--- design/flow/config.mk ---
export PLATFORM = sky130hd
export DESIGN_NAME = router
export DESIGN_NICKNAME = router
export VERILOG_FILES = /design/flow/design.v
export SDC_FILE = /design/flow/constraint.sdc
export NUM_CORES = 4
export LEC_CHECK = 0
export CAP_MARGIN = 20
export CORE_MARGIN = 2
export CORE_UTILIZATION = 72
export CTS_CLUSTER_SIZE = 44
export SETUP_SLACK_MARGIN = 0.93
export SLEW_MARGIN = 20
--- design/flow/constraint.sdc ---
create_clock -name core_clock -period 4.11 [get_ports {clk_i}]
set_input_delay 0.8220 -clock core_clock [delete_from_list [all_inputs] [get_ports {clk_i}]]
set_output_delay 0.8220 -clock core_clock [all_outputs]
set_load 0.01 [all_outputs]
--- design/flow/design.v ---
module stream_fifo #(
    parameter DATA_WIDTH = 32,
    parameter FIFO_LEN = 16
) (
    input logic ACLK,
    input logic ARESETn,
    input logic [DATA_WIDTH-1:0] data_i,
    input logic valid_i,
    output logic ready_o,
    output logic [DATA_WIDTH-1:0]  data_o,
    output logic valid_o,
    input logic ready_i
);
    localparam ADDR_WIDTH = $clog2(FIFO_LEN);
    logic [DATA_WIDTH-1:0] fifo_mem [FIFO_LEN];
    logic [ADDR_WIDTH-1:0] read_ptr, read_ptr_reg;
    logic [ADDR_WIDTH-1:0] write_ptr;
    logic [ADDR_WIDTH:0] count;
    assign data_o = fifo_mem[read_ptr];
    assign valid_o = (count > 0);
    assign ready_o = !(count == FIFO_LEN);
    always_ff @(posedge ACLK or negedge ARESETn) begin
        if (!ARESETn) begin
            read_ptr <= 0;
            write_ptr <= 0;
            count <= 0;
        end
        else begin
            if (valid_i && ready_o) begin
                write_ptr <= (write_ptr == (FIFO_LEN - 1)) ? 0 : write_ptr + 1;
            end
            if (valid_o && ready_i) begin
                read_ptr <= (read_ptr == (FIFO_LEN - 1)) ? 0 : read_ptr + 1;
            end
            if (valid_i && ready_o && !(valid_o && ready_i)) begin
                count <= count + 1;
            end
            else if (!(valid_i && ready_o) && (valid_o && ready_i)) begin
                count <= count - 1;
            end
        end
    end
    always @(posedge ACLK) begin
        if (valid_i && ready_o) begin
            fifo_mem[write_ptr] <= data_i;
        end
    end
endmodule
module algorithm_selector_XY #(
    parameter MAX_ROUTERS_X = 4,
    parameter MAX_ROUTERS_X_WIDTH
    = $clog2(MAX_ROUTERS_X),
    parameter MAX_ROUTERS_Y = 4,
    parameter MAX_ROUTERS_Y_WIDTH
    = $clog2(MAX_ROUTERS_Y),
    parameter ROUTER_X = 0,
    parameter ROUTER_Y = 0,
    parameter CHANNEL_NUMBER = 5
) (
    input  logic [MAX_ROUTERS_X_WIDTH-1:0] target_x_i,
    input  logic [MAX_ROUTERS_Y_WIDTH-1:0] target_y_i,
    output logic [CHANNEL_NUMBER-1:0]      selector_o
);
    assign selector_o[0] = ((target_x_i == ROUTER_X) && (target_y_i == ROUTER_Y));
    assign selector_o[1] = (target_y_i < ROUTER_Y);
    assign selector_o[2] = (target_x_i > ROUTER_X);
    assign selector_o[3] = (target_y_i > ROUTER_Y);
    assign selector_o[4] = (target_x_i < ROUTER_X);
endmodule
module arbiter #(
    parameter AXIS_DATA_WIDTH = 40,
    parameter ID_WIDTH = 4,
    parameter CHANNEL_NUMBER = 5,
    parameter CHANNEL_NUMBER_WIDTH
    = $clog2(CHANNEL_NUMBER),
    parameter MAX_ROUTERS_X = 4,
    parameter MAX_ROUTERS_X_WIDTH
    = $clog2(MAX_ROUTERS_X),
    parameter MAX_ROUTERS_Y = 4,
    parameter MAX_ROUTERS_Y_WIDTH
    = $clog2(MAX_ROUTERS_Y),
    parameter FLIT_WIDTH = AXIS_DATA_WIDTH + 2*(AXIS_DATA_WIDTH/8) + 1 + ID_WIDTH
) (
    input clk_i, rst_n_i,
    input  logic [CHANNEL_NUMBER*FLIT_WIDTH-1:0] in_data_i,
    input  logic [CHANNEL_NUMBER-1:0]            in_valid_i,
    output logic [CHANNEL_NUMBER-1:0]            in_ready_o,
    output logic [FLIT_WIDTH-1:0]                out_data_o,
    output logic                                 out_valid_o,
    input  logic                                 out_ready_i,
    output logic [CHANNEL_NUMBER_WIDTH-1:0] current_grant_o,
    output logic [MAX_ROUTERS_X_WIDTH-1:0] target_x_o,
    output logic [MAX_ROUTERS_Y_WIDTH-1:0] target_y_o
);
    localparam [ID_WIDTH-1:0] ROUTING_HEADER = '0;
    logic [MAX_ROUTERS_X_WIDTH-1:0] target_x_reg [CHANNEL_NUMBER];
    logic [MAX_ROUTERS_Y_WIDTH-1:0] target_y_reg [CHANNEL_NUMBER];
    logic [CHANNEL_NUMBER_WIDTH-1:0] next_grant;
    logic [CHANNEL_NUMBER_WIDTH-1:0] increment;
    logic [CHANNEL_NUMBER-1:0] valid_i;
    logic [CHANNEL_NUMBER*2 - 1:0] shifted_valid_i;
    logic [7:0] packages_left [CHANNEL_NUMBER];
    logic [ID_WIDTH-1:0] out_tid;
    logic [AXIS_DATA_WIDTH-1:0] out_tdata;
    logic out_is_header;
    assign out_tid   = out_data_o[ID_WIDTH-1:0];
    assign out_tdata = out_data_o[FLIT_WIDTH-1 -: AXIS_DATA_WIDTH];
    assign out_is_header = out_valid_o && (out_tid == ROUTING_HEADER);
    assign target_x_o = out_is_header ?
                        out_tdata[
                            MAX_ROUTERS_X_WIDTH+MAX_ROUTERS_Y_WIDTH-1:
                            MAX_ROUTERS_X_WIDTH
                        ] : target_x_reg[current_grant_o];
    assign target_y_o = out_is_header ?
                        out_tdata[
                            MAX_ROUTERS_X_WIDTH-1:0
                        ] : target_y_reg[current_grant_o];
    assign valid_i = in_valid_i;
    assign shifted_valid_i = {valid_i, valid_i} >> current_grant_o;
    always_ff @(posedge clk_i or negedge rst_n_i) begin
        if (!rst_n_i) begin
            current_grant_o <= '0;
            for (int i = 0; i < CHANNEL_NUMBER; i++) begin
                packages_left[i] <= '0;
                target_x_reg[i]  <= '0;
                target_y_reg[i]  <= '0;
            end
        end
        else begin
            if (out_is_header) begin
                packages_left[current_grant_o] <= out_tdata[
                    (MAX_ROUTERS_X_WIDTH+MAX_ROUTERS_Y_WIDTH) * 2
                    +8-1:
                    (MAX_ROUTERS_X_WIDTH+MAX_ROUTERS_Y_WIDTH) * 2
                ];
                target_y_reg[current_grant_o] <= out_tdata[
                    MAX_ROUTERS_X_WIDTH-1:0
                ];
                target_x_reg[current_grant_o] <= out_tdata[
                    MAX_ROUTERS_X_WIDTH+MAX_ROUTERS_Y_WIDTH-1:
                    MAX_ROUTERS_X_WIDTH
                ];
            end
            else begin
                packages_left[current_grant_o] <= packages_left[current_grant_o] - {7'd0, (in_ready_o[current_grant_o] & out_valid_o)};
            end
            if (!in_ready_o[current_grant_o] || !out_valid_o || (packages_left[current_grant_o] == 1 && out_valid_o && in_ready_o[current_grant_o])) begin
                current_grant_o <= next_grant;
            end
        end
    end
    always_comb begin
        next_grant = current_grant_o;
        increment = 0;
        for (int i = CHANNEL_NUMBER-1; i > 0; i--) begin
            if (shifted_valid_i[i]) begin
                increment = i;
            end
        end
        next_grant = ({29'd0, next_grant} + {29'd0, increment}) >= CHANNEL_NUMBER ?
        (next_grant + increment - CHANNEL_NUMBER):
        (next_grant + increment);
    end
    always_comb begin
        in_ready_o = '0;
        out_data_o  = in_data_i[current_grant_o*FLIT_WIDTH +: FLIT_WIDTH];
        out_valid_o = in_valid_i[current_grant_o];
        in_ready_o[current_grant_o] = out_ready_i;
    end
endmodule
module algorithm #(
    parameter AXIS_DATA_WIDTH = 40,
    parameter ID_WIDTH = 4,
    parameter CHANNEL_NUMBER = 5,
    parameter CHANNEL_NUMBER_WIDTH
    = $clog2(CHANNEL_NUMBER),
    parameter MAX_ROUTERS_X = 4,
    parameter MAX_ROUTERS_X_WIDTH
    = $clog2(MAX_ROUTERS_X),
    parameter MAX_ROUTERS_Y = 4,
    parameter MAX_ROUTERS_Y_WIDTH
    = $clog2(MAX_ROUTERS_Y),
    parameter ROUTER_X = 0,
    parameter ROUTER_Y = 0,
    parameter FLIT_WIDTH = AXIS_DATA_WIDTH + 2*(AXIS_DATA_WIDTH/8) + 1 + ID_WIDTH
) (
    input clk_i, rst_n_i,
    input  logic [FLIT_WIDTH-1:0]                in_data_i,
    input  logic                                 in_valid_i,
    output logic                                 in_ready_o,
    output logic [CHANNEL_NUMBER*FLIT_WIDTH-1:0] out_data_o,
    output logic [CHANNEL_NUMBER-1:0]            out_valid_o,
    input  logic [CHANNEL_NUMBER-1:0]            out_ready_i,
    input logic [MAX_ROUTERS_X_WIDTH-1:0] target_x_i,
    input logic [MAX_ROUTERS_Y_WIDTH-1:0] target_y_i
);
    localparam [ID_WIDTH-1:0] ROUTING_HEADER = '0;
    logic [CHANNEL_NUMBER_WIDTH-1:0] ctrl;
    logic [CHANNEL_NUMBER-1:0] selector;
    logic [CHANNEL_NUMBER-1:0] busy;
    logic [CHANNEL_NUMBER-1:0] busy_next;
    logic in_is_header;
    logic in_tlast;
    logic pass;
    assign in_is_header = (in_data_i[ID_WIDTH-1:0] == ROUTING_HEADER);
    assign in_tlast     = in_data_i[ID_WIDTH];
    algorithm_selector_XY #(
       .MAX_ROUTERS_X(MAX_ROUTERS_X),
       .MAX_ROUTERS_Y(MAX_ROUTERS_Y),
       .ROUTER_X(ROUTER_X),
       .ROUTER_Y(ROUTER_Y),
       .CHANNEL_NUMBER(CHANNEL_NUMBER)
    ) algorithm_selector (
        .target_x_i(target_x_i),
        .target_y_i(target_y_i),
        .selector_o(selector)
    );
    always_comb begin
        ctrl = '0;
        for (int i = 0; i < CHANNEL_NUMBER; i++) begin
            if(selector[CHANNEL_NUMBER - 1 - i]) begin
                ctrl = CHANNEL_NUMBER - 1 - i;
            end
        end
    end
    assign pass = !in_is_header || !busy[ctrl];
    always_comb begin
        out_data_o  = '0;
        out_valid_o = '0;
        in_ready_o  = pass ? out_ready_i[ctrl] : 1'b0;
        out_data_o[ctrl*FLIT_WIDTH +: FLIT_WIDTH] = pass ? in_data_i : '0;
        out_valid_o[ctrl] = pass ? in_valid_i : 1'b0;
    end
    always_ff @(posedge clk_i or negedge rst_n_i) begin
        if(!rst_n_i) begin
            busy <= '0;
        end else begin
            busy <= busy_next;
        end
    end
    always_comb begin
        busy_next = busy;
        if (in_valid_i && in_is_header) begin
            busy_next[ctrl] = out_ready_i[ctrl] ? 1'b1 : busy[ctrl];
        end
        else if (in_valid_i) begin
            if (in_tlast && out_ready_i[ctrl]) begin
                busy_next[ctrl] = 1'b0;
            end
        end
    end
endmodule
module router #(
    parameter AXIS_DATA_WIDTH = 40,
    parameter ID_WIDTH = 4,
    parameter CHANNEL_NUMBER = 5,
    parameter BUFFER_LENGTH = 8,
    parameter MAX_ROUTERS_X = 4,
    parameter MAX_ROUTERS_X_WIDTH
    = $clog2(MAX_ROUTERS_X),
    parameter MAX_ROUTERS_Y = 4,
    parameter MAX_ROUTERS_Y_WIDTH
    = $clog2(MAX_ROUTERS_Y),
    parameter ROUTER_X = 1,
    parameter ROUTER_Y = 2,
    parameter STRB_WIDTH = AXIS_DATA_WIDTH/8
)(
    input  clk_i, rst_n_i,
    input  logic [CHANNEL_NUMBER*AXIS_DATA_WIDTH-1:0] in_tdata_i,
    input  logic [CHANNEL_NUMBER*STRB_WIDTH-1:0]      in_tstrb_i,
    input  logic [CHANNEL_NUMBER*STRB_WIDTH-1:0]      in_tkeep_i,
    input  logic [CHANNEL_NUMBER-1:0]                 in_tlast_i,
    input  logic [CHANNEL_NUMBER*ID_WIDTH-1:0]        in_tid_i,
    input  logic [CHANNEL_NUMBER-1:0]                 in_tvalid_i,
    output logic [CHANNEL_NUMBER-1:0]                 in_tready_o,
    output logic [CHANNEL_NUMBER*AXIS_DATA_WIDTH-1:0] out_tdata_o,
    output logic [CHANNEL_NUMBER*STRB_WIDTH-1:0]      out_tstrb_o,
    output logic [CHANNEL_NUMBER*STRB_WIDTH-1:0]      out_tkeep_o,
    output logic [CHANNEL_NUMBER-1:0]                 out_tlast_o,
    output logic [CHANNEL_NUMBER*ID_WIDTH-1:0]        out_tid_o,
    output logic [CHANNEL_NUMBER-1:0]                 out_tvalid_o,
    input  logic [CHANNEL_NUMBER-1:0]                 out_tready_i
);
    localparam FLIT_WIDTH = AXIS_DATA_WIDTH + 2*STRB_WIDTH + 1 + ID_WIDTH;
    logic [CHANNEL_NUMBER*FLIT_WIDTH-1:0] in_flit;
    logic [CHANNEL_NUMBER*FLIT_WIDTH-1:0] queue_o_data;
    logic [CHANNEL_NUMBER-1:0]            queue_o_valid;
    logic [CHANNEL_NUMBER-1:0]            queue_o_ready;
    logic [FLIT_WIDTH-1:0] arbiter_o_data;
    logic                  arbiter_o_valid;
    logic                  arbiter_o_ready;
    logic [CHANNEL_NUMBER*FLIT_WIDTH-1:0] out_flit;
    logic [MAX_ROUTERS_X_WIDTH-1:0] target_x;
    logic [MAX_ROUTERS_Y_WIDTH-1:0] target_y;
    generate
        genvar i;
        for (i = 0; i < CHANNEL_NUMBER; i++) begin : gen_fifos
            assign in_flit[i*FLIT_WIDTH +: FLIT_WIDTH] = {
                in_tdata_i[i*AXIS_DATA_WIDTH +: AXIS_DATA_WIDTH],
                in_tstrb_i[i*STRB_WIDTH +: STRB_WIDTH],
                in_tkeep_i[i*STRB_WIDTH +: STRB_WIDTH],
                in_tlast_i[i],
                in_tid_i[i*ID_WIDTH +: ID_WIDTH]
            };
            assign {
                out_tdata_o[i*AXIS_DATA_WIDTH +: AXIS_DATA_WIDTH],
                out_tstrb_o[i*STRB_WIDTH +: STRB_WIDTH],
                out_tkeep_o[i*STRB_WIDTH +: STRB_WIDTH],
                out_tlast_o[i],
                out_tid_o[i*ID_WIDTH +: ID_WIDTH]
            } = out_flit[i*FLIT_WIDTH +: FLIT_WIDTH];
            stream_fifo #(
                .DATA_WIDTH(FLIT_WIDTH),
                .FIFO_LEN(BUFFER_LENGTH)
            ) q (
                .ACLK(clk_i),
                .ARESETn(rst_n_i),
                .data_i(in_flit[i*FLIT_WIDTH +: FLIT_WIDTH]),
                .valid_i(in_tvalid_i[i]),
                .ready_o(in_tready_o[i]),
                .data_o(queue_o_data[i*FLIT_WIDTH +: FLIT_WIDTH]),
                .valid_o(queue_o_valid[i]),
                .ready_i(queue_o_ready[i])
            );
        end
    endgenerate
    arbiter #(
        .AXIS_DATA_WIDTH(AXIS_DATA_WIDTH),
        .ID_WIDTH(ID_WIDTH),
        .CHANNEL_NUMBER(CHANNEL_NUMBER),
        .MAX_ROUTERS_X(MAX_ROUTERS_X),
        .MAX_ROUTERS_Y(MAX_ROUTERS_Y)
    ) arb (
        .clk_i(clk_i), .rst_n_i(rst_n_i),
        .in_data_i(queue_o_data),
        .in_valid_i(queue_o_valid),
        .in_ready_o(queue_o_ready),
        .out_data_o(arbiter_o_data),
        .out_valid_o(arbiter_o_valid),
        .out_ready_i(arbiter_o_ready),
        .current_grant_o(),
        .target_x_o(target_x),
        .target_y_o(target_y)
    );
    algorithm #(
        .AXIS_DATA_WIDTH(AXIS_DATA_WIDTH),
        .ID_WIDTH(ID_WIDTH),
        .CHANNEL_NUMBER(CHANNEL_NUMBER),
        .MAX_ROUTERS_X(MAX_ROUTERS_X),
        .MAX_ROUTERS_Y(MAX_ROUTERS_Y),
        .ROUTER_X(ROUTER_X),
        .ROUTER_Y(ROUTER_Y)
    ) alg (
        .clk_i(clk_i), .rst_n_i(rst_n_i),
        .in_data_i(arbiter_o_data),
        .in_valid_i(arbiter_o_valid),
        .in_ready_o(arbiter_o_ready),
        .out_data_o(out_flit),
        .out_valid_o(out_tvalid_o),
        .out_ready_i(out_tready_i),
        .target_x_i(target_x),
        .target_y_i(target_y)
    );
endmodule
--- design/flow/run.sh ---
#!/bin/bash
# the make line also repeats each setting of config.mk as NAME=value (left out here)
make -C /OpenROAD-flow-scripts/flow DESIGN_CONFIG=/design/flow/config.mk WORK_HOME=/design/flow/orfs CLKGATE_MAP_FILE= finish
==> results.tsv, run 1 <==
stage	metric	value	unit
run_status	status	stopped before the end	
run_status	Fail Step	global routing	
clocking	CTS Buffer Depth	3	
clocking	cts bufs inserted	210	
logic_synthesis	most frequent cell after synthesis	edfxtp_1	
clocking	H-tree depth	4	
logic_synthesis	leading area contributor after synthesis	edfxtp_1	
logic_synthesis	Commonest cells post-synth	edfxtp_1, mux4_2, nor2_1, mux2i_1, nand2_1	
placed_design	detailed-placement wirelength estimate	162000	microns
logic_synthesis	asr flop ratio synth	5.09	%
logic_synthesis	EDFF count, synth	2200	
placed_design	Port Buffers	571	
clocking	Root Driver	clkbuf_16	
logic_synthesis	area of the mapped netlist	92500	sq um
logic_synthesis	Post-synth area hogs	edfxtp_1, mux4_2, mux2i_1, dfrtp_1, nor2_1	
logic_synthesis	Synth flops	2318	
clocking	TritonCTS Sinks	2318	
logic_synthesis	synthesized instance count	4581	
floorplanning	die x size	362	microns
logic_synthesis	yosys xor share	0.275	%
logic_synthesis	number of cells in Yosys stat	4581	
logic_synthesis	Unique cell types	77	
logic_synthesis	Adder Area Share	0.820	%
logic_synthesis	Yosys warnings	6	
logic_synthesis	Post-Synth Simple-Gate Area	3.39	%
floorplanning	Die H	362	microns
floorplanning	core box area	128000	sq um
floorplanning	row cnt	131	
logic_synthesis	mux share	17.7	%
floorplanning	Die ar.	131000	sq um
logic_synthesis	Top non-seq family	multiplexers	
placed_design	placed cell areas	105000	sq um
placed_design	GP Congestion	0.934	
placed_design	dpl cells	7097	
clocking	Post-CTS Hold Buffers	0	
floorplanning	I/O pin count	572	
floorplanning	fp util	72.5	%
logic_synthesis	Post-Syn Nets	4925	
logic_synthesis	Seq share, synth	74.6	%
logic_synthesis	area reported by Yosys stat	92500	sq um
logic_synthesis	Synth Area per Inst	20.2	sq um
logic_synthesis	Area leader share	71.4	%
logic_synthesis	compound-gate portion of the synthesized area	1.89	%
logic_synthesis	ys flop type	edfxtp_1	
[metrics by stage]
stage	setup WS, ns	total power, mW
after floorplan	-0.479	52.4
after global placement	-1.24	72.5
after detailed placement	-1.38	73.7
after CTS	-2.00	98.6
[timing repair]
| action | 4_1_cts |
|---|---|
| pin swaps | 29 |
| endpoints found under the setup margin | 387 |
| resized | 780 |
| setup buffers | 83 |
| gates cloned | 11 |
==> inputs of run 2 (changes only) <==
- CORE_UTILIZATION: 72 -> 57
- CTS_CLUSTER_SIZE: 44 -> unset
- PLACE_DENSITY: unset -> 0.6
- SETUP_SLACK_MARGIN: 0.93 -> unset
- clock period: 4.11 -> 7.28 ns (I/O delays scaled with it)
==> results.tsv, run 2 <==
stage	metric	value	unit	change
power	peak supply drop	465	uV	
power	Seq power	17.7	mW	
placed_design	dpl cells	7225		+1.8%
setup_path	Crit Reg-Reg Startpoint	gen_fifos[4].q.read_ptr[1]$_DFFE_PN0P_		
logic_synthesis	Area leader share	71.4	%	unchanged
setup_path	WP depth	15		
route	final WL	246000	microns	
power	Top Consumer	combinational logic		
final_timing	fmax	140	MHz	
placed_design	GP Congestion	0.902		-3.5%
logic_synthesis	Commonest cells post-synth	edfxtp_1, mux4_2, nor2_1, mux2i_1, nand2_1		
logic_synthesis	mux share	17.7	%	unchanged
run_status	status	finished clean		
logic_synthesis	Post-Synth Simple-Gate Area	3.39	%	unchanged
power	total power	51.0	mW	
power	sequential power share	34.7	%	
route	drt via density	6.15		
cells_and_area	Comb area	22800	sq um	
setup_path	CP Buf/Inv Count	5		
final_timing	Worst Max-Slew Pin Slew	1.07	ns	
clocking	TritonCTS Sinks	2318		unchanged
min_path	hold_sp	arb.packages_left[3][7]$_DFFE_PN0N_		
floorplanning	core box area	161000	sq um	+26%
global_route	largest net degree at the start of global routing	92		
job	Max Cap Viol	0		
logic_synthesis	Yosys warnings	6		unchanged
setup_path	CP Data Required Time	5.82	ns	
floorplanning	die x size	407	microns	+12%
placed_design	detailed-placement wirelength estimate	155000	microns	-3.9%
logic_synthesis	EDFF count, synth	2200		unchanged
route	DRC errors left	0		
logic_synthesis	Synth Area per Inst	20.2	sq um	unchanged
logic_synthesis	area of the mapped netlist	92500	sq um	unchanged
clocking	Root Driver	clkbuf_16		
final_timing	Tmin final	7.15	ns	
cells_and_area	fin nets	5681		
floorplanning	row cnt	147		+12%
power	Int Pwr	32.3	mW	
clocking	Reg clk slew, reported paths	0.07	ns	
logic_synthesis	Adder Area Share	0.820	%	unchanged
global_route	GRT Total Usage	29.8	%	
clocking	H-tree depth	4		unchanged
clocking	CTS tree	done		
final_timing	Setup Skew	0.0274	ns	
floorplanning	Die H	407	microns	+12%
min_path	Hold Path Depth	2		
setup_path	CP startpoint kind	register		
cells_and_area	Reg area	69100	sq um	
setup_path	CP Data Arrival Time	5.69	ns	
logic_synthesis	synthesized instance count	4581		unchanged
setup_path	Reg2Reg Capture Point	gen_fifos[3].q.count[3]$_DFFE_PN0P_		
power	Comb power frac	42.4	%	
final_timing	fin crit share	98.2	%	
floorplanning	Die ar.	165000	sq um	+26%
setup_path	CP max stage cell	or3b_2		
setup_path	crit-path cells	buf_12 > or3b_2 > a31oi_1 > nand3_2 > o211a_1 > and3_2 > nand3_2 > mux2i_4 > inv_1 > ha_2 > clkinvlp_4 > buf_4 > or3_2 > nor2_1 > clkdlybuf4s50_1		
global_route	vias in the first global route	46395		
global_route	initial antenna violation count	66		
setup_path	Worst Setup EP	out_tdata_o[180]		
global_route	grt ovf	0		
clocking	CTS Buffer Depth	3		unchanged
power	Power Dens Cells	465	nW/um^2	
power	Comb. pwr	21.6	mW	
setup_path	crit path launch	arb.current_grant_o[1]$_DFFE_PN0P_		
logic_synthesis	leading area contributor after synthesis	edfxtp_1		
logic_synthesis	Unique cell types	77		unchanged
setup_path	CP most frequent cell	nand3_2		
power	Sw Ratio	36.7	%	
setup_path	crit end category	primary output		
route	Wirelength per Cell	31.9	microns	
logic_synthesis	Top non-seq family	multiplexers		
final_timing	worst hold slack	0.479	ns	
logic_synthesis	compound-gate portion of the synthesized area	1.89	%	unchanged
power	sw power	18.7	mW	
setup_path	crit-path max cell delay	0.58	ns	
final_timing	Pins Over Slew Limit	0		
logic_synthesis	yosys xor share	0.275	%	unchanged
placed_design	placed cell areas	102000	sq um	-3.5%
setup_path	Worst R2R Path Depth	22		
placed_design	Port Buffers	571		unchanged
setup_path	CP Class	reg -> out		
route	number of routed nets with antenna violations	0		
clocking	cts bufs inserted	228		+8.6%
logic_synthesis	most frequent cell after synthesis	edfxtp_1		
cells_and_area	Filler cells	10517		
cells_and_area	Design Area, Final	110000	sq um	
cells_and_area	Core Util, Final	68.1	%	
route	Initial DRT Pass Iterations	6		
min_path	HP Class	reg -> reg		
power	Clk pwr share	23.0	%	
cells_and_area	Finished Layout Cells	7708		
logic_synthesis	Post-Syn Nets	4925		unchanged
global_route	first-pass GRT wire length	345000	microns	
final_timing	RSZ-0062 raised after global routing	yes		
setup_path	CP delay by family, top	simple AND/OR/NAND/NOR gates		
power	Power Clock	11.7	mW	
setup_path	Worst Path Max Fanout	36		
logic_synthesis	Post-synth area hogs	edfxtp_1, mux4_2, mux2i_1, dfrtp_1, nor2_1		
route	via count	47432		
final_timing	Slew HR	28.4	%	
clocking	clk latency late pin	0.86	ns	
floorplanning	fp util	57.5	%	-15 points
cells_and_area	area growth from synthesis to layout	18.6	%	
floorplanning	I/O pin count	572		unchanged
logic_synthesis	asr flop ratio synth	5.09	%	unchanged
route	Iteration-0 DRC Markers	4837		
logic_synthesis	number of cells in Yosys stat	4581		unchanged
power	leak pwr	35.7	nW	
min_path	Hold Path End	arb.packages_left[3][7]$_DFFE_PN0N_		
logic_synthesis	ys flop type	edfxtp_1		
final_timing	final hold violation count	0		
logic_synthesis	area reported by Yosys stat	92500	sq um	unchanged
logic_synthesis	Seq share, synth	74.6	%	unchanged
setup_path	R2R setup slack	1.56	ns	
final_timing	final setup vio count	0		
logic_synthesis	Synth flops	2318		unchanged
job	tool warnings	37		
==> run 2: timing repair <==
item	CTS	global route
resized	25	25
endpoints found under the setup margin	185	211
gates cloned	3	1
hold buffers	0	0
pin swaps	3	1
buffers inserted	12	26
==> run 2: cell type report <==
cell class / instances / share of cell area (%)
flip-flops and latches: 2318 / 63.0
multi-input cells: 1978 / 20.8
repair buffers: 770 / 6.74
clock buffers: 293 / 5.57
well taps: 2160 / 2.46
clock inverters: 129 / 1.24
inverters: 41 / 0.147
diodes: 19 / 0.0434
==> run 2: metal layers <==
metal / vias up / track usage, % / share of wire [%]
met3: 416 / 6.72 / 7.9
met2: 1838 / 48.8 / 50
met4: 52 / 10.7 / 3.8
li1: 20250 / - / -
met1: 24876 / 39.8 / 38
met5: - / 0 / 0.13
==> run 2: per-stage QoR <==
stage | setup TNS, ns | setup slack, ns
after floorplan | 0 | 1.16
after global placement | 0 | 0.455
after detailed placement | 0 | 0.446
after CTS | 0 | 0.00103
after global routing | -0.0236 | -0.0120
final | 0 | 0.133
==> inputs of run 3 (changes only) <==
- CORE_ASPECT_RATIO: unset -> 1.16
- CORE_UTILIZATION: 57 -> 72
- CTS_CLUSTER_DIAMETER: unset -> 362
- CTS_CLUSTER_SIZE: unset -> 31
- HOLD_SLACK_MARGIN: unset -> 0.24
- PLACE_DENSITY: 0.6 -> unset
- PLACE_DENSITY_LB_ADDON: unset -> 0.0
- SETUP_SLACK_MARGIN: unset -> 0.31
- TNS_END_PERCENT: unset -> 20
- clock period: 7.28 -> 4.23 ns (I/O delays scaled with it)
==> results.tsv, run 3 <==
stage	metric	value	unit	change
power	leak pwr	36.2	nW	+1.4%
cells_and_area	Core Util, Final	85.4	%	+17 points
clocking	CTS tree	done		
min_path	Hold Path End	arb.packages_left[2][4]$_DFFE_PN0N_		
power	sw power	34.2	mW	+82%
power	Top Consumer	combinational logic		
cells_and_area	area growth from synthesis to layout	17.6	%	
min_path	HP Class	reg -> reg		
clocking	TritonCTS Sinks	2318		unchanged
floorplanning	Die ar.	131000	sq um	-21%
logic_synthesis	Yosys warnings	6		unchanged
final_timing	Tmin final	5.97	ns	
global_route	first-pass GRT wire length	371000	microns	+7.7%
logic_synthesis	area reported by Yosys stat	92500	sq um	unchanged
power	peak supply drop	1290	uV	+180%
setup_path	CP delay by family, top	buffers and inverters		
placed_design	GP Congestion	0.936		+3.8%
global_route	GRT Total Usage	41.0	%	+11 points
placed_design	Placement Setup Slack	-1.23	ns	-1.68 ns
route	DRC errors left	0		unchanged
floorplanning	I/O pin count	572		unchanged
clocking	clk latency late pin	0.77	ns	-0.09 ns
logic_synthesis	Synth flops	2318		unchanged
final_timing	Setup Skew	0.0426	ns	+0.0151 ns
clocking	Root Driver	clkbuf_16		
placed_design	detailed-placement wirelength estimate	164000	microns	+5.8%
final_timing	RSZ-0062 raised after global routing	yes		
setup_path	crit-path max cell delay	0.63	ns	+0.05 ns
power	Power Dens Cells	802	nW/um^2	+72%
clocking	H-tree depth	3		-1
setup_path	CP max stage cell	o22ai_1		
clocking	cts bufs inserted	84		-63%
logic_synthesis	Commonest cells post-synth	edfxtp_1, mux4_2, nor2_1, mux2i_1, nand2_1		
job	tool warnings	40		+8.1%
logic_synthesis	leading area contributor after synthesis	edfxtp_1		
logic_synthesis	Top non-seq family	multiplexers		
power	Int Pwr	53.1	mW	+64%
route	Initial DRT Pass Iterations	8		+2
final_timing	fin crit share	141	%	+43 points
run_status	layout violations	setup timing		
floorplanning	core box area	127000	sq um	-21%
setup_path	CP Buf/Inv Count	6		+1
final_timing	worst setup margin	-1.74	ns	-1.87 ns
cells_and_area	fin nets	5964		+5.0%
final_timing	final setup vio count	355		+355
setup_path	Reg2Reg Capture Point	gen_fifos[0].q.count[3]$_DFFE_PN0P_		
setup_path	Crit Reg-Reg Startpoint	gen_fifos[0].q.read_ptr[0]$_DFFE_PN0P_		
logic_synthesis	mux share	17.7	%	unchanged
route	number of routed nets with antenna violations	0		unchanged
logic_synthesis	Adder Area Share	0.820	%	unchanged
setup_path	CP startpoint kind	register		
logic_synthesis	asr flop ratio synth	5.09	%	unchanged
logic_synthesis	ys flop type	edfxtp_1		
placed_design	placed cell areas	105000	sq um	+3.1%
final_timing	Worst Max-Slew Pin Slew	1.06	ns	-0.00970 ns
logic_synthesis	area of the mapped netlist	92500	sq um	unchanged
final_timing	final hold violation count	0		unchanged
power	Sw Ratio	39.1	%	+2.4 points
run_status	status	finished with violations		
logic_synthesis	Synth Area per Inst	20.2	sq um	unchanged
setup_path	crit-path cells	buf_4 > buf_4 > buf_4 > buf_4 > mux4_2 > mux2i_1 > buf_4 > mux4_2 > o22ai_1 > nand2_1 > nor2_1 > clkdlybuf4s50_1		
setup_path	CP most frequent cell	buf_4		
setup_path	crit path launch	gen_fifos[1].q.read_ptr[1]$_DFFE_PN0P_		
setup_path	Worst Setup EP	out_tkeep_o[7]		
power	Comb. pwr	46.3	mW	+110%
logic_synthesis	Seq share, synth	74.6	%	unchanged
power	Power Clock	10.4	mW	-10%
global_route	grt ovf	0		unchanged
logic_synthesis	Post-synth area hogs	edfxtp_1, mux4_2, mux2i_1, dfrtp_1, nor2_1		
power	Clk pwr share	12.0	%	-11 points
global_route	initial antenna violation count	71		+7.6%
logic_synthesis	EDFF count, synth	2200		unchanged
logic_synthesis	yosys xor share	0.275	%	unchanged
floorplanning	row cnt	141		-4.1%
logic_synthesis	most frequent cell after synthesis	edfxtp_1		
job	Max Cap Viol	0		unchanged
route	via count	52467		+11%
clocking	CTS Buffer Depth	3		unchanged
final_timing	Pins Over Slew Limit	0		unchanged
placed_design	Port Buffers	571		unchanged
route	drt via density	7.06		+15%
logic_synthesis	Unique cell types	77		unchanged
logic_synthesis	number of cells in Yosys stat	4581		unchanged
setup_path	Worst Path Max Fanout	32		-11%
power	sequential power share	35.0	%	+0.3 points
setup_path	crit end category	primary output		
logic_synthesis	synthesized instance count	4581		unchanged
final_timing	setup tns final	-453.24	ns	-453.24 ns
final_timing	fmax	168	MHz	
setup_path	CP Data Arrival Time	5.12	ns	-0.57 ns
setup_path	Worst R2R Path Depth	25		+14%
floorplanning	fp util	72.6	%	+15 points
route	Iteration-0 DRC Markers	7902		+63%
cells_and_area	Design Area, Final	109000	sq um	-0.84%
setup_path	CP Data Required Time	3.38	ns	-2.44 ns
power	Seq power	30.5	mW	+72%
logic_synthesis	Post-Syn Nets	4925		unchanged
setup_path	R2R setup slack	-1.12	ns	-2.68 ns
floorplanning	die x size	337	microns	-17%
setup_path	WP depth	12		-3
global_route	largest net degree at the start of global routing	98		+6.5%
route	final WL	279000	microns	+14%
clocking	Reg clk slew, reported paths	0.12	ns	+0.05 ns
floorplanning	Die H	390	microns	-4.1%
route	Wirelength per Cell	37.5	microns	+18%
min_path	Hold Path Depth	2		unchanged
power	Comb power frac	53.1	%	+11 points
logic_synthesis	Post-Synth Simple-Gate Area	3.39	%	unchanged
setup_path	CP Class	reg -> out		
final_timing	Slew HR	29.1	%	+0.65 points
logic_synthesis	Area leader share	71.4	%	unchanged
logic_synthesis	compound-gate portion of the synthesized area	1.89	%	unchanged
global_route	vias in the first global route	51049		+10%
min_path	hold_sp	arb.packages_left[2][4]$_DFFE_PN0N_		
-- run 3: through the flow --
stage / total power [mW] / hold slack [ns] / cells
2_1_floorplan: 50.5 / 0.449 / 4581
3_3_place_gp: 70.8 / 0.464 / 7135
3_5_place_dp: 72.1 / 0.470 / 7136
4_1_cts: 83.9 / 0.497 / 7312
5_1_grt: 89.1 / 0.524 / 7413
6_report: 87.3 / 0.499 / 7429
-- run 3: repair_timing --
| action | 4_1_cts | 5_1_grt |
|---|---|---|
| gates cloned | 5 | 6 |
| endpoints found under the hold margin | 33 | 0 |
| pin swaps | 38 | 19 |
| setup buffers | 51 | 51 |
| setup endpoints to repair | 363 | 363 |
| resized | 508 | 360 |
| hold buffers | 1 | 0 |
-- run 3: layout make-up --
cell class	instances	area (sq um)
inverter	41	154
sequential	2318	69100
clock inverter	5	62.6
clock buffer	114	2260
multi-input combinational	1974	23400
tap	1716	2150
timing repair buffer	1201	11500
antenna	60	150
fill	5336	18600
-- run 3: per-layer routing --
layer | global-route usage, % | wire, microns
met2 | 66.6 | 139000
met5 | 0 | 277
met1 | 49.8 | 83500
met4 | 29.2 | 25100
met3 | 8.40 | 31300
==> inputs of run 4 (changes only) <==
- ABC_AREA: unset -> 0
- CORE_ASPECT_RATIO: 1.16 -> unset
- CORE_UTILIZATION: 72 -> 31
- CTS_CLUSTER_DIAMETER: 362 -> 370
- CTS_CLUSTER_SIZE: 31 -> 10
- GPL_ROUTABILITY_DRIVEN: unset -> 1
- HOLD_SLACK_MARGIN: 0.24 -> unset
- PLACE_DENSITY: unset -> 0.57
- PLACE_DENSITY_LB_ADDON: 0.0 -> unset
- SETUP_SLACK_MARGIN: 0.31 -> unset
- TNS_END_PERCENT: 20 -> unset
- clock period: 4.23 -> 5.35 ns (I/O delays scaled with it)
==> results.tsv, run 4 <==
stage	metric	value	unit	change
final_timing	fmax	160	MHz	
clocking	H-tree depth	5		+2
power	Top Consumer	combinational logic		
logic_synthesis	asr flop ratio synth	5.09	%	unchanged
clocking	CTS Buffer Depth	4		+1
logic_synthesis	Yosys warnings	6		unchanged
job	tool warnings	37		-7.5%
floorplanning	die x size	550	microns	+63%
global_route	grt ovf	0		unchanged
setup_path	WP depth	20		+8
final_timing	final hold violation count	0		unchanged
cells_and_area	Reg area	69100	sq um	about the same
power	Power Dens Cells	681	nW/um^2	-15%
final_timing	final setup vio count	298		-16%
global_route	GRT Total Usage	18.1	%	-23 points
cells_and_area	Comb area	24100	sq um	+2.9%
route	number of routed nets with antenna violations	0		unchanged
logic_synthesis	Post-synth area hogs	edfxtp_1, mux4_2, mux2i_1, dfrtp_1, nor2_1		
final_timing	fin crit share	117	%	-24 points
power	Seq power	23.8	mW	-22%
route	DRC errors left	0		unchanged
cells_and_area	Finished Layout Cells	9871		+33%
route	Iteration-0 DRC Markers	4578		-42%
setup_path	Crit Reg-Reg Startpoint	gen_fifos[4].q.read_ptr[1]$_DFFE_PN0P_		
setup_path	Worst Setup EP	out_tdata_o[90]		
floorplanning	Die ar.	303000	sq um	+130%
logic_synthesis	Synth Area per Inst	20.2	sq um	unchanged
final_timing	worst setup margin	-0.904	ns	+0.835 ns
logic_synthesis	Seq share, synth	74.6	%	unchanged
logic_synthesis	Post-Synth Simple-Gate Area	3.39	%	unchanged
logic_synthesis	Synth flops	2318		unchanged
floorplanning	Die H	550	microns	+41%
logic_synthesis	Unique cell types	77		unchanged
cells_and_area	fin nets	6194		+3.9%
logic_synthesis	synthesized instance count	4581		unchanged
clocking	Root Driver	clkbuf_16		
power	sequential power share	29.6	%	-5.4 points
logic_synthesis	area reported by Yosys stat	92500	sq um	unchanged
cells_and_area	Design Area, Final	118000	sq um	+8.5%
route	drt via density	5.07		-28%
cells_and_area	Core Util, Final	39.8	%	-46 points
logic_synthesis	area of the mapped netlist	92500	sq um	unchanged
run_status	layout violations	setup timing		
clocking	cts bufs inserted	273		+230%
global_route	first-pass GRT wire length	388000	microns	+4.6%
logic_synthesis	most frequent cell after synthesis	edfxtp_1		
route	Wirelength per Cell	28.2	microns	-25%
power	leak pwr	39.5	nW	+9.1%
final_timing	Slew HR	24.0	%	-5.1 points
power	sw power	29.9	mW	-12%
cells_and_area	area growth from synthesis to layout	27.6	%	
power	Clk pwr share	20.0	%	+8.0 points
setup_path	crit-path max cell delay	0.51	ns	-0.12 ns
logic_synthesis	Adder Area Share	0.820	%	unchanged
floorplanning	row cnt	200		+42%
placed_design	placed cell areas	107000	sq um	+2.4%
power	peak supply drop	1420	uV	+10%
placed_design	GP Congestion	0.914		-2.4%
placed_design	Port Buffers	571		unchanged
route	via count	50075		-4.6%
clocking	Post-CTS Hold Buffers	0		-1
setup_path	Reg2Reg Capture Point	gen_fifos[1].q.count[3]$_DFFE_PN0P_		
run_status	status	finished with violations		
setup_path	CP delay by family, top	simple AND/OR/NAND/NOR gates		
logic_synthesis	Area leader share	71.4	%	unchanged
global_route	largest net degree at the start of global routing	94		-4.1%
logic_synthesis	mux share	17.7	%	unchanged
logic_synthesis	Post-Syn Nets	4925		unchanged
setup_path	crit-path cells	buf_12 > mux4_2 > mux2i_1 > buf_4 > o22ai_4 > nor4_4 > buf_4 > and3_4 > nand3_4 > mux2i_4 > nor2_4 > ha_4 > mux2_4 > or3_4 > buf_12 > buf_12 > buf_16 > buf_4 > nor2_2 > buf_2		
clocking	clk latency late pin	0.83	ns	+0.06 ns
clocking	TritonCTS Sinks	2318		unchanged
power	Comb. pwr	40.5	mW	-13%
setup_path	Worst R2R Path Depth	29		+16%
logic_synthesis	Commonest cells post-synth	edfxtp_1, mux4_2, nor2_1, mux2i_1, nand2_1		
setup_path	CP startpoint kind	register		
clocking	Reg clk slew, reported paths	0.06	ns	-0.06 ns
cells_and_area	Filler cells	26280		+390%
floorplanning	core box area	297000	sq um	+130%
setup_path	CP Buf/Inv Count	8		+2
route	final WL	279000	microns	about the same
power	Comb power frac	50.4	%	-2.7 points
setup_path	crit path launch	gen_fifos[4].q.read_ptr[1]$_DFFE_PN0P_		
power	total power	80.4	mW	-7.9%
logic_synthesis	yosys xor share	0.275	%	unchanged
setup_path	R2R setup slack	-0.18	ns	+0.94 ns
logic_synthesis	leading area contributor after synthesis	edfxtp_1		
final_timing	RSZ-0062 raised after global routing	yes		
logic_synthesis	number of cells in Yosys stat	4581		unchanged
setup_path	Worst Path Max Fanout	7		-78%
logic_synthesis	ys flop type	edfxtp_1		
placed_design	dpl cells	9325		+31%
power	Power Clock	16.1	mW	+55%
power	Sw Ratio	37.2	%	-1.9 points
route	Initial DRT Pass Iterations	7		-1
job	Max Cap Viol	0		unchanged
final_timing	Setup Skew	0.0456	ns	+0.00308 ns
final_timing	Tmin final	6.25	ns	
final_timing	Worst Max-Slew Pin Slew	1.14	ns	+0.0769 ns
global_route	vias in the first global route	50489		-1.1%
setup_path	CP Data Required Time	4.28	ns	+0.90 ns
setup_path	CP Class	reg -> out		
setup_path	CP Data Arrival Time	5.18	ns	+0.06 ns
setup_path	crit end category	primary output		
clocking	CTS tree	done		
final_timing	Pins Over Slew Limit	0		unchanged
logic_synthesis	Top non-seq family	multiplexers		
logic_synthesis	EDFF count, synth	2200		unchanged
placed_design	detailed-placement wirelength estimate	178000	microns	+8.5%
setup_path	CP max stage cell	dfrtp_4		
power	Int Pwr	50.5	mW	-4.9%
floorplanning	I/O pin count	572		unchanged
floorplanning	fp util	31.2	%	-41 points
logic_synthesis	compound-gate portion of the synthesized area	1.89	%	unchanged
min_path	HP Class	in -> async		
global_route	initial antenna violation count	148		+110%
-- run 4: layer usage --
metal | part of all wire (%) | track usage, %
met1 | 38 | 21.8
met2 | 49 | 30.5
met3 | 8.9 | 5.88
met4 | 4.1 | 6.19
met5 | 0.19 | 0
-- run 4: what timing repair did --
action / in CTS / in global routing
cloned: 22 / 1
endpoints found under the setup margin: 321 / 325
pin swaps: 99 / 34
buffers inserted: 168 / 14
gates resized: 1501 / 174
-- run 4: area by class of cell --
cell class,instances,area share [%]
clock buffer,324,6.06
tap,3939,4.18
clock inverter,15,0.142
antenna,18,0.0382
inverter,41,0.130
multi-input combinational,1974,20.4
sequential,2318,58.5
timing repair buffer,1242,10.5
-- run 4: metrics by stage --
step | hold WS [ns] | setup slack, ns | TNS [ns]
2_1_floorplan | 0.449 | -0.239 | -189.65
3_3_place_gp | 0.462 | -0.648 | -104.52
3_5_place_dp | 0.470 | -0.741 | -133.22
4_1_cts | 0.299 | -0.847 | -176.17
5_1_grt | 0.333 | -1.05 | -241.68
6_report | 0.282 | -0.904 | -188.38
==> inputs of run 5 (changes only) <==
- ABC_AREA: 0 -> unset
- CAP_MARGIN: 20 -> 15
- CORE_UTILIZATION: 31 -> 70
- CTS_CLUSTER_DIAMETER: 370 -> unset
- CTS_CLUSTER_SIZE: 10 -> 41
- GPL_ROUTABILITY_DRIVEN: 1 -> unset
- PLACE_DENSITY: 0.57 -> unset
- PLACE_DENSITY_LB_ADDON: unset -> 0.0
- SETUP_SLACK_MARGIN: unset -> 1.02
- clock period: 5.35 -> 4.11 ns (I/O delays scaled with it)
==> results.tsv, run 5 <==
stage	metric	value	unit	change
final_timing	setup tns final	-538.58	ns	-350.21 ns
final_timing	Tmin final	5.99	ns	
setup_path	Worst R2R Path Depth	26		-10%
power	Top Consumer	combinational logic		
global_route	largest net degree at the start of global routing	95		+1.1%
floorplanning	Die H	367	microns	-33%
setup_path	CP delay by family, top	multiplexers		
global_route	first-pass GRT wire length	396000	microns	+2.0%
final_timing	Pins Over Slew Limit	0		unchanged
logic_synthesis	Yosys warnings	6		unchanged
setup_path	crit end category	primary output		
logic_synthesis	area of the mapped netlist	92500	sq um	unchanged
global_route	grt met3 use	10.2	%	+4.3 points
logic_synthesis	Post-Synth Simple-Gate Area	3.39	%	unchanged
final_timing	fin crit share	146	%	+29 points
floorplanning	fp util	70.4	%	+39 points
route	final WL	296000	microns	+6.1%
logic_synthesis	yosys xor share	0.275	%	unchanged
final_timing	Slew HR	25.4	%	+1.5 points
run_status	layout violations	setup timing		
setup_path	crit-path max cell delay	0.53	ns	+0.02 ns
floorplanning	core box area	131000	sq um	-56%
global_route	GRT Total Usage	42.1	%	+24 points
setup_path	crit-path cells	buf_6 > mux4_2 > mux2i_1 > buf_4 > o22ai_1 > nor4_4 > buf_4 > and3_4 > nand3_4 > mux2i_1 > nor2_2 > ha_2 > mux2_4 > or3_4 > buf_12 > clkbuf_16 > nor2_4 > buf_6		
placed_design	placed cell areas	105000	sq um	-2.0%
setup_path	CP max stage cell	mux4_2		
logic_synthesis	ys flop type	edfxtp_1		
final_timing	fmax	167	MHz	
route	drt via density	7.08		+40%
route	number of routed nets with antenna violations	0		unchanged
logic_synthesis	most frequent cell after synthesis	edfxtp_1		
setup_path	R2R setup slack	-1.61	ns	-1.43 ns
job	Max Cap Viol	0		unchanged
power	sequential power share	31.2	%	+1.6 points
placed_design	Port Buffers	571		unchanged
logic_synthesis	Synth flops	2318		unchanged
power	leak pwr	39.1	nW	-0.94%
logic_synthesis	number of cells in Yosys stat	4581		unchanged
logic_synthesis	leading area contributor after synthesis	edfxtp_1		
logic_synthesis	area reported by Yosys stat	92500	sq um	unchanged
logic_synthesis	Unique cell types	77		unchanged
cells_and_area	Design Area, Final	115000	sq um	-2.7%
logic_synthesis	Post-synth area hogs	edfxtp_1, mux4_2, mux2i_1, dfrtp_1, nor2_1		
floorplanning	Die ar.	135000	sq um	-55%
route	Initial DRT Pass Iterations	8		+1
placed_design	detailed-placement wirelength estimate	158000	microns	-12%
cells_and_area	area growth from synthesis to layout	24.1	%	
clocking	Root Driver	clkbuf_16		
final_timing	Setup Skew	0.0409	ns	-0.00470 ns
power	Comb power frac	48.6	%	-1.8 points
setup_path	WP depth	18		-10%
setup_path	CP Data Arrival Time	5.17	ns	about the same
clocking	Reg clk slew, reported paths	0.07	ns	about the same
global_route	grt ovf	0		unchanged
logic_synthesis	compound-gate portion of the synthesized area	1.89	%	unchanged
clocking	clk latency late pin	0.85	ns	+0.02 ns
route	Iteration-0 DRC Markers	8398		+83%
floorplanning	I/O pin count	572		unchanged
power	sw power	39.0	mW	+30%
final_timing	final hold violation count	0		unchanged
setup_path	CP Data Required Time	3.29	ns	-0.99 ns
placed_design	GP Congestion	0.925		+1.3%
power	Clk pwr share	20.2	%	+0.2 points
logic_synthesis	EDFF count, synth	2200		unchanged
global_route	vias in the first global route	53607		+6.2%
setup_path	crit path launch	gen_fifos[4].q.read_ptr[1]$_DFFE_PN0P_		
global_route	initial antenna violation count	75		-49%
setup_path	Reg2Reg Capture Point	arb.packages_left[1][2]$_DFFE_PN0N_		
logic_synthesis	Commonest cells post-synth	edfxtp_1, mux4_2, nor2_1, mux2i_1, nand2_1		
floorplanning	row cnt	133		-34%
setup_path	Crit Reg-Reg Startpoint	gen_fifos[4].q.read_ptr[1]$_DFFE_PN0P_		
route	Wirelength per Cell	38.1	microns	+35%
logic_synthesis	Area leader share	71.4	%	unchanged
floorplanning	die x size	367	microns	-33%
logic_synthesis	synthesized instance count	4581		unchanged
global_route	grt met1 use	52.4	%	+31 points
final_timing	Worst Max-Slew Pin Slew	1.12	ns	-0.0254 ns
power	Power Clock	20.4	mW	+27%
route	DRC errors left	0		unchanged
clocking	TritonCTS Sinks	2318		unchanged
clocking	cts bufs inserted	212		-22%
clocking	Post-CTS Hold Buffers	0		unchanged
logic_synthesis	Post-Syn Nets	4925		unchanged
final_timing	worst setup margin	-1.88	ns	-0.974 ns
clocking	CTS Buffer Depth	3		-1
power	peak supply drop	1030	uV	-27%
setup_path	Worst Path Max Fanout	5		-2
clocking	H-tree depth	4		-1
final_timing	final setup vio count	363		+22%
setup_path	CP Class	reg -> out		
job	tool warnings	41		+11%
global_route	met2 Use GR	66.5	%	+36 points
placed_design	Placement Setup Slack	-1.28	ns	-0.537 ns
global_route	most used routing layer	met2		
logic_synthesis	Top non-seq family	multiplexers		
min_path	HP Class	in -> async		
clocking	CTS tree	done		
logic_synthesis	mux share	17.7	%	unchanged
power	Seq power	31.6	mW	+33%
power	Comb. pwr	49.1	mW	+21%
power	Int Pwr	62.2	mW	+23%
route	via count	54968		+9.8%
logic_synthesis	Seq share, synth	74.6	%	unchanged
setup_path	CP Buf/Inv Count	6		-2
logic_synthesis	asr flop ratio synth	5.09	%	unchanged
cells_and_area	fin nets	6102		-1.5%
logic_synthesis	Adder Area Share	0.820	%	unchanged
final_timing	RSZ-0062 raised after global routing	yes		
power	Sw Ratio	38.5	%	+1.3 points
setup_path	CP startpoint kind	register		
setup_path	Worst Setup EP	out_tdata_o[104]		
power	Power Dens Cells	882	nW/um^2	+29%
run_status	status	finished with violations		
logic_synthesis	Synth Area per Inst	20.2	sq um	unchanged
-- run 5: final cells by class --
type / instances / area (sq um)
clock inverter: 146 / 1500
tap: 1755 / 2200
sequential: 2318 / 69100
clock buffer: 257 / 5580
multi-input combinational: 1974 / 24400
antenna: 62 / 155
timing repair buffer: 1211 / 11700
fill: 4756 / 16500
inverter: 41 / 155
-- run 5: stage by stage --
stage	hold WS [ns]	total power [mW]	cells	utilization, %
floorplan	0.449	52.4	4581	-
global placement	0.462	72.4	7182	80.1
detailed placement	0.472	73.4	7182	80.1
CTS	0.0334	95.6	7609	85.9
global route	0.0702	103	7745	87.4
finish	0.0295	101	7764	87.4
-- run 5: what timing repair did --
action,in CTS,in global routing
buffers inserted,17,76
pin swaps,7,87
gates resized,415,1039
endpoints found under the setup margin,388,388
gates cloned,7,17
-- run 5: per-layer routing --
| layer | share of wire (%) | routed length [microns] |
|---|---|---|
| met2 | 49 | 144000 |
| met4 | 9.0 | 26600 |
| met1 | 30 | 88700 |
| met5 | 0.077 | 227 |
| met3 | 12 | 36600 |
==> inputs of run 6 (changes only) <==
- CAP_MARGIN: 15 -> 20
- CORE_UTILIZATION: 70 -> 32
- CTS_CLUSTER_SIZE: 41 -> 48
- GPL_TIMING_DRIVEN: unset -> 0
- PLACE_DENSITY: unset -> 0.6
- PLACE_DENSITY_LB_ADDON: 0.0 -> unset
- SETUP_SLACK_MARGIN: 1.02 -> unset
- clock period: 4.11 -> 7.5 ns (I/O delays scaled with it)
==> results.tsv, run 6 <==
stage	metric	value	unit	change
run_status	status	finished clean		
setup_path	crit end category	primary output		
placed_design	GP Congestion	1.03		+12%
global_route	first-pass GRT wire length	394000	microns	-0.47%
setup_path	R2R setup slack	1.57	ns	+3.18 ns
logic_synthesis	EDFF count, synth	2200		unchanged
clocking	CTS Buffer Depth	3		unchanged
clocking	cts bufs inserted	225		+6.1%
global_route	grt ovf	0		unchanged
logic_synthesis	compound-gate portion of the synthesized area	1.89	%	unchanged
logic_synthesis	Post-synth area hogs	edfxtp_1, mux4_2, mux2i_1, dfrtp_1, nor2_1		
power	Int Pwr	31.8	mW	-49%
logic_synthesis	mux share	17.7	%	unchanged
route	via count	49998		-9.0%
logic_synthesis	number of cells in Yosys stat	4581		unchanged
setup_path	Crit Reg-Reg Startpoint	arb.current_grant_o[0]$_DFFE_PN0P_		
setup_path	CP Data Required Time	6.00	ns	+2.71 ns
final_timing	worst hold slack	0.480	ns	+0.451 ns
setup_path	CP Data Arrival Time	5.93	ns	+0.76 ns
power	Power Clock	11.3	mW	-45%
min_path	HP Class	reg -> reg		
clocking	Root Driver	clkbuf_16		
logic_synthesis	Seq share, synth	74.6	%	unchanged
route	number of routed nets with antenna violations	0		unchanged
floorplanning	fp util	32.1	%	-38 points
floorplanning	core box area	288000	sq um	+120%
setup_path	CP delay by family, top	buffers and inverters		
logic_synthesis	Synth Area per Inst	20.2	sq um	unchanged
logic_synthesis	yosys xor share	0.275	%	unchanged
min_path	hold_sp	arb.packages_left[2][0]$_DFFE_PN0N_		
final_timing	setup tns final	0	ns	+538.58 ns
logic_synthesis	Adder Area Share	0.820	%	unchanged
setup_path	CP Class	reg -> out		
power	Sw Ratio	38.6	%	+0.10 points
clocking	clk latency late pin	0.86	ns	about the same
power	leak pwr	37.8	nW	-3.3%
power	Comb power frac	45.4	%	-3.2 points
setup_path	WP depth	15		-3
final_timing	Slew HR	24.1	%	-1.3 points
global_route	vias in the first global route	49946		-6.8%
route	Initial DRT Pass Iterations	5		-3
floorplanning	row cnt	197		+48%
setup_path	crit-path max cell delay	0.87	ns	+0.34 ns
final_timing	Setup Skew	0.0606	ns	+0.0196 ns
logic_synthesis	Yosys warnings	6		unchanged
min_path	Hold Path Depth	2		
logic_synthesis	ys flop type	edfxtp_1		
clocking	H-tree depth	4		unchanged
floorplanning	Die H	542	microns	+47%
global_route	largest net degree at the start of global routing	68		-28%
final_timing	Worst Max-Slew Pin Slew	1.14	ns	+0.0235 ns
setup_path	Worst Path Max Fanout	10		+5
cells_and_area	Comb area	23100	sq um	-5.4%
placed_design	detailed-placement wirelength estimate	217000	microns	+38%
cells_and_area	Core Util, Final	39.9	%	-48 points
job	tool warnings	35		-15%
final_timing	worst setup margin	0.0700	ns	+1.95 ns
clocking	TritonCTS Sinks	2318		unchanged
placed_design	Port Buffers	571		unchanged
power	Seq power	17.0	mW	-46%
final_timing	Tmin final	7.43	ns	
clocking	Reg clk slew, reported paths	0.06	ns	about the same
job	Max Cap Viol	0		unchanged
route	Wirelength per Cell	29.6	microns	-22%
setup_path	Reg2Reg Capture Point	gen_fifos[1].q.count[3]$_DFFE_PN0P_		
min_path	Hold Path End	arb.packages_left[2][0]$_DFFE_PN0N_		
final_timing	fin crit share	99.1	%	-47 points
cells_and_area	area growth from synthesis to layout	24.2	%	about the same
setup_path	Worst Setup EP	out_tdata_o[13]		
final_timing	fmax	135	MHz	
global_route	GRT Total Usage	19.3	%	-23 points
logic_synthesis	leading area contributor after synthesis	edfxtp_1		
clocking	Post-CTS Hold Buffers	0		unchanged
logic_synthesis	area reported by Yosys stat	92500	sq um	unchanged
logic_synthesis	Post-Synth Simple-Gate Area	3.39	%	unchanged
cells_and_area	fin nets	6014		-1.4%
final_timing	RSZ-0062 raised after global routing	yes		
logic_synthesis	Unique cell types	77		unchanged
cells_and_area	Filler cells	25601		+440%
route	Iteration-0 DRC Markers	5706		-32%
route	DRC errors left	0		unchanged
setup_path	crit-path cells	buf_6 > buf_6 > mux2i_1 > nand3_1 > a31oi_2 > a2111oi_4 > or2_2 > nor4_1 > mux2i_4 > buf_12 > and3_1 > nand3_1 > clkbuf_1 > nor2_1 > clkdlybuf4s50_1		
logic_synthesis	area of the mapped netlist	92500	sq um	unchanged
power	sw power	20.0	mW	-49%
logic_synthesis	Top non-seq family	multiplexers		
setup_path	Worst R2R Path Depth	26		unchanged
logic_synthesis	asr flop ratio synth	5.09	%	unchanged
power	sequential power share	32.7	%	+1.5 points
logic_synthesis	Post-Syn Nets	4925		unchanged
power	Top Consumer	combinational logic		
floorplanning	die x size	542	microns	+47%
setup_path	CP startpoint kind	register		
power	Comb. pwr	23.5	mW	-52%
cells_and_area	Reg area	69000	sq um	about the same
floorplanning	Die ar.	293000	sq um	+120%
route	final WL	287000	microns	-3.1%
final_timing	Pins Over Slew Limit	0		unchanged
setup_path	CP max stage cell	clkbuf_1		
floorplanning	I/O pin count	572		unchanged
setup_path	CP Buf/Inv Count	5		-1
logic_synthesis	most frequent cell after synthesis	edfxtp_1		
logic_synthesis	synthesized instance count	4581		unchanged
final_timing	final hold violation count	0		unchanged
clocking	CTS tree	done		
power	Power Dens Cells	451	nW/um^2	-49%
logic_synthesis	Synth flops	2318		unchanged
power	peak supply drop	1170	uV	+13%
global_route	initial antenna violation count	154		+110%
route	drt via density	5.17		-27%
logic_synthesis	Commonest cells post-synth	edfxtp_1, mux4_2, nor2_1, mux2i_1, nand2_1		
logic_synthesis	Area leader share	71.4	%	unchanged
final_timing	final setup vio count	0		-100%
power	Clk pwr share	21.9	%	+1.7 points
placed_design	Placement Setup Slack	-2.00	ns	-0.721 ns
setup_path	crit path launch	gen_fifos[1].q.read_ptr[1]$_DFFE_PN0P_		
## run 6: timing repair
item                       in CTS  in global routing
cloned                          0                  0
pin swaps                      10                  7
setup endpoints to repair     284                280
resized                       238                128
buffers inserted               12                  3
## run 6: through the flow
step / instances / cell area [sq um] / power (mW)
3_3_place_gp: 8933 / 103000 / 39.1
4_1_cts: 9639 / 114000 / 51.5
6_report: 9679 / 115000 / 51.8
5_1_grt: 9656 / 115000 / 53.7
2_1_floorplan: 4581 / 92500 / 28.4
3_5_place_dp: 9213 / 106000 / 39.6
## run 6: cell type report
cell class	count	area share, %
Buffer	243	1.28
Tap cell	3781	4.12
Inverter	41	0.139
Clock buffer	290	5.28
Timing Repair Buffer	867	7.72
Multi-Input combinational cell	1974	20.1
Clock inverter	128	1.17
Sequential cell	2318	60.1
Antenna cell	37	0.0806
## run 6: per-layer routing
layer	GRT usage, %	wire length (microns)	vias to the layer above	share of wire [%]
met3	6.45	26700	579	9.3
met1	23.6	110000	26222	38
met5	0	638	-	0.22
met4	6.52	9290	102	3.2
li1	-	-	20958	-
met2	31.8	140000	2137	49
==> inputs of run 7 (changes only) <==
- CORE_UTILIZATION: 32 -> 72
- CTS_CLUSTER_SIZE: 48 -> 41
- GPL_TIMING_DRIVEN: 0 -> unset
- PLACE_DENSITY: 0.6 -> unset
- SETUP_SLACK_MARGIN: unset -> 0.45
- clock period: 7.5 -> 4.11 ns (I/O delays scaled with it)
==> results.tsv, run 7 <==
stage	metric	value	unit	change
run_status	status	stopped before the end		
run_status	Fail Step	clock tree synthesis		
run_status	Halt Reason	[ERROR DPL-0033] detailed placement checks failed during check placement.		
logic_synthesis	Post-Synth Simple-Gate Area	3.39	%	unchanged
logic_synthesis	Synth flops	2318		unchanged
logic_synthesis	Synth Area per Inst	20.2	sq um	unchanged
logic_synthesis	compound-gate portion of the synthesized area	1.89	%	unchanged
logic_synthesis	EDFF count, synth	2200		unchanged
floorplanning	I/O pin count	572		unchanged
placed_design	Port Buffers	571		unchanged
logic_synthesis	area reported by Yosys stat	92500	sq um	unchanged
logic_synthesis	Unique cell types	77		unchanged
floorplanning	row cnt	131		-34%
floorplanning	Die ar.	131000	sq um	-55%
logic_synthesis	asr flop ratio synth	5.09	%	unchanged
placed_design	GP Congestion	0.940		-8.9%
logic_synthesis	Seq share, synth	74.6	%	unchanged
floorplanning	Die H	362	microns	-33%
logic_synthesis	Commonest cells post-synth	edfxtp_1, mux4_2, nor2_1, mux2i_1, nand2_1		
floorplanning	fp util	72.5	%	+40 points
logic_synthesis	yosys xor share	0.275	%	unchanged
logic_synthesis	mux share	17.7	%	unchanged
logic_synthesis	Top non-seq family	multiplexers		
logic_synthesis	Adder Area Share	0.820	%	unchanged
placed_design	detailed-placement wirelength estimate	162000	microns	-26%
floorplanning	die x size	362	microns	-33%
logic_synthesis	synthesized instance count	4581		unchanged
logic_synthesis	Post-synth area hogs	edfxtp_1, mux4_2, mux2i_1, dfrtp_1, nor2_1		
logic_synthesis	leading area contributor after synthesis	edfxtp_1		
logic_synthesis	Yosys warnings	6		unchanged
logic_synthesis	most frequent cell after synthesis	edfxtp_1		
logic_synthesis	Post-Syn Nets	4925		unchanged
logic_synthesis	area of the mapped netlist	92500	sq um	unchanged
logic_synthesis	number of cells in Yosys stat	4581		unchanged
floorplanning	core box area	128000	sq um	-56%
logic_synthesis	ys flop type	edfxtp_1		
logic_synthesis	Area leader share	71.4	%	unchanged
[run 7: stage by stage]
step                setup slack (ns)  cell area, sq um  setup TNS, ns  std cells
detailed placement             -1.27            106000        -363.10       7134
floorplan                      -1.23             93400       -1178.23       4581
global placement               -1.30            106000        -368.42       7134
==> inputs of run 8 (changes only) <==
- CORE_UTILIZATION: 72 -> 70
- CTS_CLUSTER_SIZE: 41 -> unset
- PLACE_DENSITY: unset -> 0.6
- SETUP_SLACK_MARGIN: 0.45 -> unset
- clock period: 4.11 -> 7.4 ns (I/O delays scaled with it)
==> results.tsv, run 8 <==
stage	metric	value	unit	change
logic_synthesis	Synth flops	2318		unchanged
setup_path	CP Data Required Time	5.92	ns	
logic_synthesis	Commonest cells post-synth	edfxtp_1, mux4_2, nor2_1, mux2i_1, nand2_1		
setup_path	CP Buf/Inv Count	4		
route	wl on met1	83700	microns	
setup_path	Worst Path Max Fanout	46		
logic_synthesis	Top non-seq family	multiplexers		
min_path	Hold Path Depth	2		
floorplanning	Die H	367	microns	+1.4%
setup_path	R2R setup slack	1.46	ns	
route	top layer reached by signal wires	met5		
placed_design	GP Congestion	0.971		+3.3%
min_path	hold_sp	arb.packages_left[1][2]$_DFFE_PN0N_		
cells_and_area	fin nets	5616		
final_timing	Tmin final	7.32	ns	
floorplanning	Die ar.	135000	sq um	+2.8%
power	Power Dens Cells	453	nW/um^2	
final_timing	final hold violation count	0		
power	Sw Ratio	37.1	%	
power	Comb power frac	42.0	%	
route	Iteration-0 DRC Markers	6908		
floorplanning	row cnt	133		+1.5%
min_path	HP Class	reg -> reg		
placed_design	Port Buffers	571		unchanged
logic_synthesis	Adder Area Share	0.820	%	unchanged
logic_synthesis	most frequent cell after synthesis	edfxtp_1		
final_timing	Setup Skew	0.0300	ns	
job	Max Cap Viol	0		
power	sw power	18.2	mW	
clocking	TritonCTS Sinks	2318		
power	Seq power	17.6	mW	
logic_synthesis	Post-Synth Simple-Gate Area	3.39	%	unchanged
setup_path	crit path launch	gen_fifos[1].q.read_ptr[1]$_DFFE_PN0P_		
floorplanning	I/O pin count	572		unchanged
cells_and_area	Finished Layout Cells	7249		
logic_synthesis	asr flop ratio synth	5.09	%	unchanged
clocking	CTS Buffer Depth	3		
setup_path	Reg2Reg Capture Point	gen_fifos[1].q.count[3]$_DFFE_PN0P_		
route	via count	49260		
setup_path	CP startpoint kind	register		
final_timing	Slew HR	29.8	%	
route	number of routed nets with antenna violations	0		
power	Int Pwr	30.9	mW	
logic_synthesis	yosys xor share	0.275	%	unchanged
power	leak pwr	35.2	nW	
power	total power	49.1	mW	
setup_path	crit end category	primary output		
setup_path	Crit Reg-Reg Startpoint	gen_fifos[3].q.read_ptr[0]$_DFFE_PN0P_		
setup_path	WP depth	10		
logic_synthesis	EDFF count, synth	2200		unchanged
clocking	cts bufs inserted	216		
setup_path	CP Class	reg -> out		
logic_synthesis	area reported by Yosys stat	92500	sq um	unchanged
clocking	Reg clk slew, reported paths	0.06	ns	
setup_path	Worst Setup EP	out_tdata_o[73]		
placed_design	dpl cells	6786		-4.9%
setup_path	CP Data Arrival Time	5.84	ns	
final_timing	setup tns final	0	ns	
power	Comb. pwr	20.6	mW	
clocking	Root Driver	clkbuf_16		
cells_and_area	area growth from synthesis to layout	17.0	%	
clocking	clk latency late pin	0.84	ns	
route	DR WL met2	124000	microns	
placed_design	Placement Setup Slack	0.382	ns	+1.65 ns
cells_and_area	Core Util, Final	82.4	%	
route	Initial DRT Pass Iterations	6		
route	Wirelength per Cell	34.2	microns	
setup_path	crit-path cells	buf_8 > buf_4 > buf_4 > mux4_2 > mux2i_1 > mux4_2 > o22ai_1 > nand2_1 > nor2_1 > clkdlybuf4s50_1		
route	drt via density	6.80		
setup_path	CP max stage cell	mux4_2		
logic_synthesis	Post-synth area hogs	edfxtp_1, mux4_2, mux2i_1, dfrtp_1, nor2_1		
route	final WL	248000	microns	
setup_path	CP delay by family, top	buffers and inverters		
run_status	status	finished clean		
global_route	largest net degree at the start of global routing	98		
route	DRC errors left	0		
clocking	Post-CTS Hold Buffers	0		
logic_synthesis	number of cells in Yosys stat	4581		unchanged
final_timing	RSZ-0062 raised after global routing	yes		
logic_synthesis	area of the mapped netlist	92500	sq um	unchanged
logic_synthesis	Area leader share	71.4	%	unchanged
global_route	vias in the first global route	48645		
floorplanning	die x size	367	microns	+1.4%
final_timing	Worst Max-Slew Pin Slew	1.05	ns	
logic_synthesis	Unique cell types	77		unchanged
setup_path	Worst R2R Path Depth	21		
final_timing	Pins Over Slew Limit	0		
logic_synthesis	leading area contributor after synthesis	edfxtp_1		
power	Power Clock	10.9	mW	
final_timing	fmax	137	MHz	
logic_synthesis	Post-Syn Nets	4925		unchanged
power	peak supply drop	653	uV	
placed_design	detailed-placement wirelength estimate	149000	microns	-7.9%
power	Top Consumer	combinational logic		
job	tool warnings	37		
power	sequential power share	35.8	%	
logic_synthesis	Yosys warnings	6		unchanged
logic_synthesis	compound-gate portion of the synthesized area	1.89	%	unchanged
final_timing	final setup vio count	0		
clocking	H-tree depth	4		
clocking	CTS tree	done		
logic_synthesis	synthesized instance count	4581		unchanged
final_timing	fin crit share	98.9	%	
final_timing	worst setup margin	0.0799	ns	
setup_path	crit-path max cell delay	0.68	ns	
power	Clk pwr share	22.2	%	
logic_synthesis	Seq share, synth	74.6	%	unchanged
global_route	GRT Total Usage	36.8	%	
logic_synthesis	ys flop type	edfxtp_1		
route	WL met3	25200	microns	
floorplanning	fp util	70.4	%	-2.1 points
logic_synthesis	mux share	17.7	%	unchanged
global_route	first-pass GRT wire length	349000	microns	
global_route	grt ovf	0		
logic_synthesis	Synth Area per Inst	20.2	sq um	unchanged
floorplanning	core box area	131000	sq um	+3.0%
min_path	Hold Path End	arb.packages_left[1][2]$_DFFE_PN0N_		
global_route	initial antenna violation count	64		
-- run 8: timing repair --
action / CTS / global route
setup buffers: 11 / 10
gates cloned: 1 / 1
gates resized: 15 / 25
pin swaps: 1 / 1
endpoints found under the setup margin: 270 / 243
-- run 8: layer usage --
metal	GRT usage, %	up-vias
li1	-	20126
met1	48.0	25357
met2	58.6	3182
met3	8.66	547
met4	19.7	48
met5	0	-
-- run 8: per-stage QoR --
step	hold WS, ns	cell area [sq um]
after CTS	0.484	108000
after global routing	0.509	108000
final	0.484	108000
after global placement	0.460	101000
after detailed placement	0.471	101000
after floorplan	0.449	92500
-- run 8: layout make-up --
class / instances / area, sq um
diodes: 35 / 87.6
flip-flops and latches: 2318 / 69100
clock inverters: 116 / 1060
repair buffers: 720 / 7010
multi-input cells: 1975 / 22700
fillers: 6104 / 23100
inverters: 41 / 154
well taps: 1755 / 2200
clock buffers: 289 / 5860
Power figures rest on the tool's default switching activity, not on a simulated workload.
